==> flow/design.v <==
module pokey_advanced (
    input clk,               
    input enable_179mhz,     
    input reset_n,           
    input [3:0] addr,        
    input [7:0] din,         
    input we,                
    output reg audio_pwm     
);
    reg [7:0] audf [0:3];  
    reg [7:0] audc [0:3];  
    reg [7:0] audctl;      
    reg [3:0]  poly4;
    reg [4:0]  poly5;
    reg [16:0] poly17; 
    reg [15:0] counter [0:3]; 
    reg [3:0]  chan_out;    
    reg [4:0] count_64k;    
    reg [6:0] count_15k;    
    reg tick_64khz;
    reg tick_15khz;
    always @(posedge clk) begin
        tick_64khz <= 0;
        tick_15khz <= 0;
        if (!reset_n) begin
            count_64k <= 0;
            count_15k <= 0;
        end else if (enable_179mhz) begin
            if (count_64k == 27) begin  
                count_64k <= 0;
                tick_64khz <= 1;
            end else begin
                count_64k <= count_64k + 1;
            end
            if (count_15k == 113) begin  
                count_15k <= 0;
                tick_15khz <= 1;
            end else begin
                count_15k <= count_15k + 1;
            end
        end
    end
    always @(posedge clk) begin
        if (!reset_n) begin
            audctl <= 0;
            audc[0]<=0; audc[1]<=0; audc[2]<=0; audc[3]<=0;
            audf[0]<=0; audf[1]<=0; audf[2]<=0; audf[3]<=0;
        end else if (we) begin
            case (addr)
                0: audf[0] <= din;
                1: audc[0] <= din;
                2: audf[1] <= din;
                3: audc[1] <= din;
                4: audf[2] <= din;
                5: audc[2] <= din;
                6: audf[3] <= din;
                7: audc[3] <= din;
                8: audctl <= din;
            endcase
        end
    end
    wire p4_next = !(poly4[3] ^ poly4[2]);
    wire p5_next = !(poly5[4] ^ poly5[2]);
    wire p17_next = !(poly17[16] ^ poly17[4]);
    always @(posedge clk) begin
        if (!reset_n) begin
            poly4 <= 4'b1011;
            poly5 <= 5'b10101;
            poly17 <= 17'b10101010101010101;
        end else if (enable_179mhz) begin
            poly4 <= {poly4[2:0], p4_next};
            poly5 <= {poly5[3:0], p5_next};
            poly17 <= {poly17[15:0], p17_next};
        end
    end
    wire link_12 = audctl[4];
    wire link_34 = audctl[3];
    wire use_15khz = audctl[0];  
    integer i;
    reg channel_tick;  
    always @(posedge clk) begin
        if (!reset_n) begin
            counter[0] <= 0; counter[1] <= 0; counter[2] <= 0; counter[3] <= 0;
            chan_out <= 0;
        end else
        for (i=0; i<4; i=i+1) begin
            channel_tick = (use_15khz) ? tick_15khz : tick_64khz;
            if (i == 0 && audctl[6]) channel_tick = enable_179mhz;
            if (i == 2 && audctl[5]) channel_tick = enable_179mhz;
            if (channel_tick) begin
                if (!((i==1 && link_12) || (i==3 && link_34))) begin
                    if (counter[i] == 0) begin
                        if (i==0 && link_12) 
                            counter[i] <= {audf[1], audf[0]}; 
                        else if (i==2 && link_34) 
                            counter[i] <= {audf[3], audf[2]}; 
                        else 
                            counter[i] <= audf[i];
                        case (audc[i][7:5])
                            3'b000: chan_out[i] <= poly17[16] && poly5[4];  
                            3'b001: chan_out[i] <= poly5[4];                
                            3'b010: chan_out[i] <= poly17[16] && poly5[4]; 
                            3'b011: chan_out[i] <= poly5[4];               
                            3'b100: chan_out[i] <= poly17[16];              
                            3'b101: chan_out[i] <= ~chan_out[i];            
                            3'b110: chan_out[i] <= poly17[16];             
                            3'b111: chan_out[i] <= ~chan_out[i];            
                        endcase
                    end else begin
                        counter[i] <= counter[i] - 1;
                    end
                end
            end
        end
    end
    reg [5:0] mixed_audio; 
    integer k;
    always @(*) begin
        mixed_audio = 0;
        for (k=0; k<4; k=k+1) begin
            if (chan_out[k]) begin
                mixed_audio = mixed_audio + audc[k][3:0];
            end
        end
    end
    reg [5:0] pwm_counter;
    always @(posedge clk) begin
        if (!reset_n) begin
            pwm_counter <= 0;
            audio_pwm <= 0;
        end else begin
            pwm_counter <= pwm_counter + 1;
            audio_pwm <= (pwm_counter < mixed_audio);
        end
    end
endmodule
==> flow/config.mk <==
export PLATFORM = sky130hd
export DESIGN_NAME = pokey_advanced
export DESIGN_NICKNAME = pokey_advanced
export VERILOG_FILES = /design/flow/design.v
export SDC_FILE = /design/flow/constraint.sdc
export NUM_CORES = 4
export LEC_CHECK = 0
export ABC_AREA = 1
export CAP_MARGIN = 20
export CORE_ASPECT_RATIO = 1.38
export CORE_MARGIN = 2
export CORE_UTILIZATION = 72
export CTS_CLUSTER_SIZE = 10
export HOLD_SLACK_MARGIN = 0.28
export PLACE_DENSITY = 0.42
export SETUP_SLACK_MARGIN = 0.27
export SLEW_MARGIN = 20
export TNS_END_PERCENT = 5
==> flow/constraint.sdc <==
create_clock -name core_clock -period 2.9 [get_ports {clk}]
set_input_delay 0.5800 -clock core_clock [delete_from_list [all_inputs] [get_ports {clk}]]
set_output_delay 0.5800 -clock core_clock [all_outputs]
set_load 0.01 [all_outputs]
run.sh (not shown) runs the stock make flow with config.mk's settings and CLKGATE_MAP_FILE=.
The baseline finished but failed the layout checks on setup timing.
Rerun with:
--- a/flow/config.mk
+++ b/flow/config.mk
@@ -10 +9,0 @@
-export CORE_ASPECT_RATIO = 1.38
@@ -13,4 +12,4 @@
-export CTS_CLUSTER_SIZE = 10
-export HOLD_SLACK_MARGIN = 0.28
-export PLACE_DENSITY = 0.42
-export SETUP_SLACK_MARGIN = 0.27
+export CTS_CLUSTER_DIAMETER = 103
+export CTS_CLUSTER_SIZE = 37
+export HOLD_SLACK_MARGIN = 0.3
+export PLACE_DENSITY = 0.4
@@ -18 +16,0 @@
-export TNS_END_PERCENT = 5
Effect: The changed run completed and failed the layout checks on setup timing; utilization rises by 2.4 points; clock power is about the same; routed wire length rises by 1.3%; count of clock-buffer cells in the layout rises by 3.
Rerun with:
--- a/flow/config.mk
+++ b/flow/config.mk
@@ -12,4 +12 @@
-export CTS_CLUSTER_DIAMETER = 103
-export CTS_CLUSTER_SIZE = 37
-export HOLD_SLACK_MARGIN = 0.3
-export PLACE_DENSITY = 0.4
+export PLACE_DENSITY = 0.42
==> flow/constraint.sdc (replaced) <==
create_clock -name core_clock -period 2.97 [get_ports {clk}]
set_input_delay 0.5940 -clock core_clock [delete_from_list [all_inputs] [get_ports {clk}]]
set_output_delay 0.5940 -clock core_clock [all_outputs]
set_load 0.01 [all_outputs]
Result:
- The new run produced a layout that fails on setup timing
- utilization goes up by 0.11 points
- power shrinks by 0.79%
- global-route usage is lower by 0.58 points
- die area stays the same
- worst hold slack barely changes
- flip-flop count does not change
- register-to-register slack improved by 0.06 ns
- setup slack gets better by 0.059 ns
Rerun with:
--- a/flow/config.mk
+++ b/flow/config.mk
@@ -8 +7,0 @@
-export ABC_AREA = 1
@@ -11,2 +10 @@
-export CORE_UTILIZATION = 72
-export PLACE_DENSITY = 0.42
+export CORE_UTILIZATION = 66
==> flow/constraint.sdc (replaced) <==
create_clock -name core_clock -period 3.95 [get_ports {clk}]
set_input_delay 0.7900 -clock core_clock [delete_from_list [all_inputs] [get_ports {clk}]]
set_output_delay 0.7900 -clock core_clock [all_outputs]
set_load 0.01 [all_outputs]
The new run reached the layout checks and failed them: setup timing; final cell count went down by 25%; fmax went down by 17%; setup slack gains 0.25 ns.
Power is estimated from default activity; no workload was simulated.
